run 1:
// chipmunk
module chipmunk
	#(parameter addrSize = 12)
	(input clk,
	 input reset,
	 input [addrSize-1:0] startPC,
	 input [7:0] dataBus,
	 output [7:0] dataBusWrite,
	 output reg [addrSize-1:0] addrBus,
	 output weMem,
	 output done);
Size in the first run: ~1300 cells after synthesis, ~100 flip-flops, roughly 10000 µm² of cells after synthesis.
make LEC_CHECK=0 CAP_MARGIN=20 CELL_PAD_IN_SITES_DETAIL_PLACEMENT=1 CELL_PAD_IN_SITES_GLOBAL_PLACEMENT=3 CORE_ASPECT_RATIO=1.1 CORE_MARGIN=8 CORE_UTILIZATION=40 CTS_CLUSTER_SIZE=58 GPL_ROUTABILITY_DRIVEN=0 GPL_TIMING_DRIVEN=0 MAX_ROUTING_LAYER=met4 PLACE_DENSITY=0.78 SETUP_SLACK_MARGIN=0.03 SLEW_MARGIN=20 finish   # period 5.0 ns
run.sh (not shown) runs the stock make flow with config.mk's settings and CLKGATE_MAP_FILE=.
No stage failed in run 1, and the final checks on the layout all came back clean.
The following lists how run 2 was set up differently from run 1:
# run 1
export LEC_CHECK = 0
export CAP_MARGIN = 20
export CELL_PAD_IN_SITES_DETAIL_PLACEMENT = 1
export CELL_PAD_IN_SITES_GLOBAL_PLACEMENT = 3
export CORE_ASPECT_RATIO = 1.1
export CORE_MARGIN = 8
export CORE_UTILIZATION = 40
export CTS_CLUSTER_SIZE = 58
export GPL_ROUTABILITY_DRIVEN = 0
export GPL_TIMING_DRIVEN = 0
export MAX_ROUTING_LAYER = met4
export PLACE_DENSITY = 0.78
export SETUP_SLACK_MARGIN = 0.03
export SLEW_MARGIN = 20
create_clock -name core_clock -period 5.0 [get_ports {clk}]
# run 2
export LEC_CHECK = 0
export CAP_MARGIN = 20
export CORE_MARGIN = 2
export CORE_UTILIZATION = 65
export SLEW_MARGIN = 20
create_clock -name core_clock -period 3.95 [get_ports {clk}]
[summary]
No crash in run 2: every stage finished, but the layout fails its final checks due to setup timing.
Share of final layout cell area taken by clock buffers and inverters, run 1 and run 2: smaller value in run 2
Post-placement cell area is lower on run 1
Die: run 2 smaller than run 1
[diff] worst setup slack, run 2 relative to run 1: regression
Compared with run 1, in run 2 cell depth of the worst flop-to-flop path fell 3, post-synthesis sequential area ratio ~0 delta.
The sequential share of layout area reported for run 2 is smaller than that of run 1 by 0.82 points.
Run 2 -> run 1: total cell area reported by yosys after synthesis delta 0, exact match
Lower design area goes to run 1 over run 2.
Global routing usage summed across all routing layers (lower): run 1
The inputs of run 3 differ from those of run 2 as listed below.
# run 2
export LEC_CHECK = 0
export CAP_MARGIN = 20
export CORE_MARGIN = 2
export CORE_UTILIZATION = 65
export SLEW_MARGIN = 20
create_clock -name core_clock -period 3.95 [get_ports {clk}]
# run 3
export LEC_CHECK = 0
export CAP_MARGIN = 20
export CORE_MARGIN = 2
export CORE_UTILIZATION = 40
export SETUP_SLACK_MARGIN = 1.34
export SLEW_MARGIN = 20
create_clock -name core_clock -period 4.69 [get_ports {clk}]
Findings:
In run 3, the post-cts repair resize count came out 300% above the value in run 2. From run 3 to run 2, cell count in the Yosys report did not move at all. On core area, run 2 beats run 3. When run 3 is set beside run 2, its number of standard cells in the layout, taps in and fillers out turns out to be 83 larger. Summary of run 3 over run 2: delay contributed by the slowest stage of the critical path dropped 0.07 ns, number of nets in the layout dropped 2.1%, total power consumption of the routed design now sits lower. Re met3 layer wire length in the routed design: run 3 is 18% down on run 2. Taking run 2 as the reference, in run 3 global placement routability congestion decreased by 16% relative to the old numbers; smallest setup slack after layout went up. Summary of run 2 and run 3: one run falls short of a clean finish, namely run 2. Run 2: flow complete, layout not clean; failing: setup timing.
## Diff of input files: run 4 against run 3
# run 3
export LEC_CHECK = 0
export CAP_MARGIN = 20
export CORE_MARGIN = 2
export CORE_UTILIZATION = 40
export SETUP_SLACK_MARGIN = 1.34
export SLEW_MARGIN = 20
create_clock -name core_clock -period 4.69 [get_ports {clk}]
# run 4
export LEC_CHECK = 0
export CAP_MARGIN = 20
export CORE_MARGIN = 2
export CORE_UTILIZATION = 33
export SLEW_MARGIN = 20
create_clock -name core_clock -period 4.69 [get_ports {clk}]
==> comparison <==
- Re minimum hold slack: run 3 was lower than run 4.
- Compared to run 3, the router laid down less metal wire for run 4.
- Run 3 → run 4: static leakage went down 9.2%; signal arrival time at the worst endpoint went up 0.19 ns; cell count went up about 1.1%.
- Taking run 3 as the reference, in run 4 combinational group share of total power now sits lower; proportion of synthesized area in mux cells has remained practically unchanged.

* * *

Starting RTL as in the previous note.
clock: 5.0 ns
lec_check: 0
cap_margin: 20
cell_pad_in_sites_global_placement: 3
core_aspect_ratio: 1.1
core_margin: 2
core_utilization: 40
gpl_routability_driven: 0
gpl_timing_driven: 0
setup_slack_margin: 1.3
slew_margin: 20
The baseline passed the timing, design-rule and antenna checks.
Rerun with:
==> flow/config.mk (replaced) <==
export PLATFORM = sky130hd
export DESIGN_NAME = chipmunk
export DESIGN_NICKNAME = chipmunk
export VERILOG_FILES = /design/flow/design.v
export SDC_FILE = /design/flow/constraint.sdc
export NUM_CORES = 4
export LEC_CHECK = 0
export ABC_AREA = 1
export CAP_MARGIN = 20
export CORE_MARGIN = 2
export CORE_UTILIZATION = 54
export CTS_CLUSTER_DIAMETER = 262
export CTS_CLUSTER_SIZE = 97
export PLACE_DENSITY_LB_ADDON = 0.04
export SLEW_MARGIN = 20
export TNS_END_PERCENT = 15
=> Total power came out lower by about a fifth. Final cell count climbs slightly. Synthesized cell count rises by about a fifth. Sequential power barely changes. Via count came out higher by a few percent. Clock power falls by a few percent. Clock skew grows by 0.0033 ns. Worst setup slack improved by 0.32 ns. Sequential cell count is unchanged. Global-route usage rose by 7.0 points.
Rerun with:
--- a/flow/config.mk
+++ b/flow/config.mk
@@ -6,10 +6,10 @@
 export NUM_CORES = 4
 export LEC_CHECK = 0
-export ABC_AREA = 1
+export ABC_AREA = 0
 export CAP_MARGIN = 20
 export CORE_MARGIN = 2
-export CORE_UTILIZATION = 54
+export CORE_UTILIZATION = 50
 export CTS_CLUSTER_DIAMETER = 262
-export CTS_CLUSTER_SIZE = 97
+export CTS_CLUSTER_SIZE = 98
 export PLACE_DENSITY_LB_ADDON = 0.04
 export SLEW_MARGIN = 20
Sequential share of layout area decreases by 1.2 points.
First-iteration DRC count decreases by 5.5%.
Final area grows by 5.1%.
Cell count goes down by 12%.
Synthesized area is higher by 3.6%.
Clock skew barely changes.
Setup slack loses 0.13 ns.
Rerun with:
==> flow/config.mk (replaced) <==
export PLATFORM = sky130hd
export DESIGN_NAME = chipmunk
export DESIGN_NICKNAME = chipmunk
export VERILOG_FILES = /design/flow/design.v
export SDC_FILE = /design/flow/constraint.sdc
export NUM_CORES = 4
export LEC_CHECK = 0
export CAP_MARGIN = 20
export CORE_MARGIN = 2
export CORE_UTILIZATION = 40
export SLEW_MARGIN = 20
==> flow/constraint.sdc (replaced) <==
create_clock -name core_clock -period 4.69 [get_ports {clk}]
set_input_delay 0.9380 -clock core_clock [delete_from_list [all_inputs] [get_ports {clk}]]
set_output_delay 0.9380 -clock core_clock [all_outputs]
set_load 0.01 [all_outputs]
Wire length is higher by 1.6%.
Global-route usage is lower by 6.5 points.
Sequential share of layout area is lower by 0.54 points.
Worst hold slack is better by 0.011 ns.
Rerun with:
--- a/flow/config.mk
+++ b/flow/config.mk
@@ -6,6 +6,7 @@
 export NUM_CORES = 4
 export LEC_CHECK = 0
+export ABC_AREA = 1
 export CAP_MARGIN = 20
 export CORE_MARGIN = 2
-export CORE_UTILIZATION = 40
+export CORE_UTILIZATION = 64
 export SLEW_MARGIN = 20
==> flow/constraint.sdc (replaced) <==
create_clock -name core_clock -period 4.34 [get_ports {clk}]
set_input_delay 0.8680 -clock core_clock [delete_from_list [all_inputs] [get_ports {clk}]]
set_output_delay 0.8680 -clock core_clock [all_outputs]
set_load 0.01 [all_outputs]
The new run finished with timing, DRC and antenna clean.
Wire length fell slightly.
Clock power rose by roughly a tenth.
Via count rose by roughly a tenth.
Global-route usage rose by 18 points.
Count of clock-buffer cells in the layout fell by 1.
Worst hold slack degrades by 0.028 ns.
Non-clock buffer count fell by 29.
Final area fell by a few percent.
Synthesized area fell by a few percent.
Power rose by a little under a tenth.
No activity file was given, so power comes from the tool's default toggle rates.
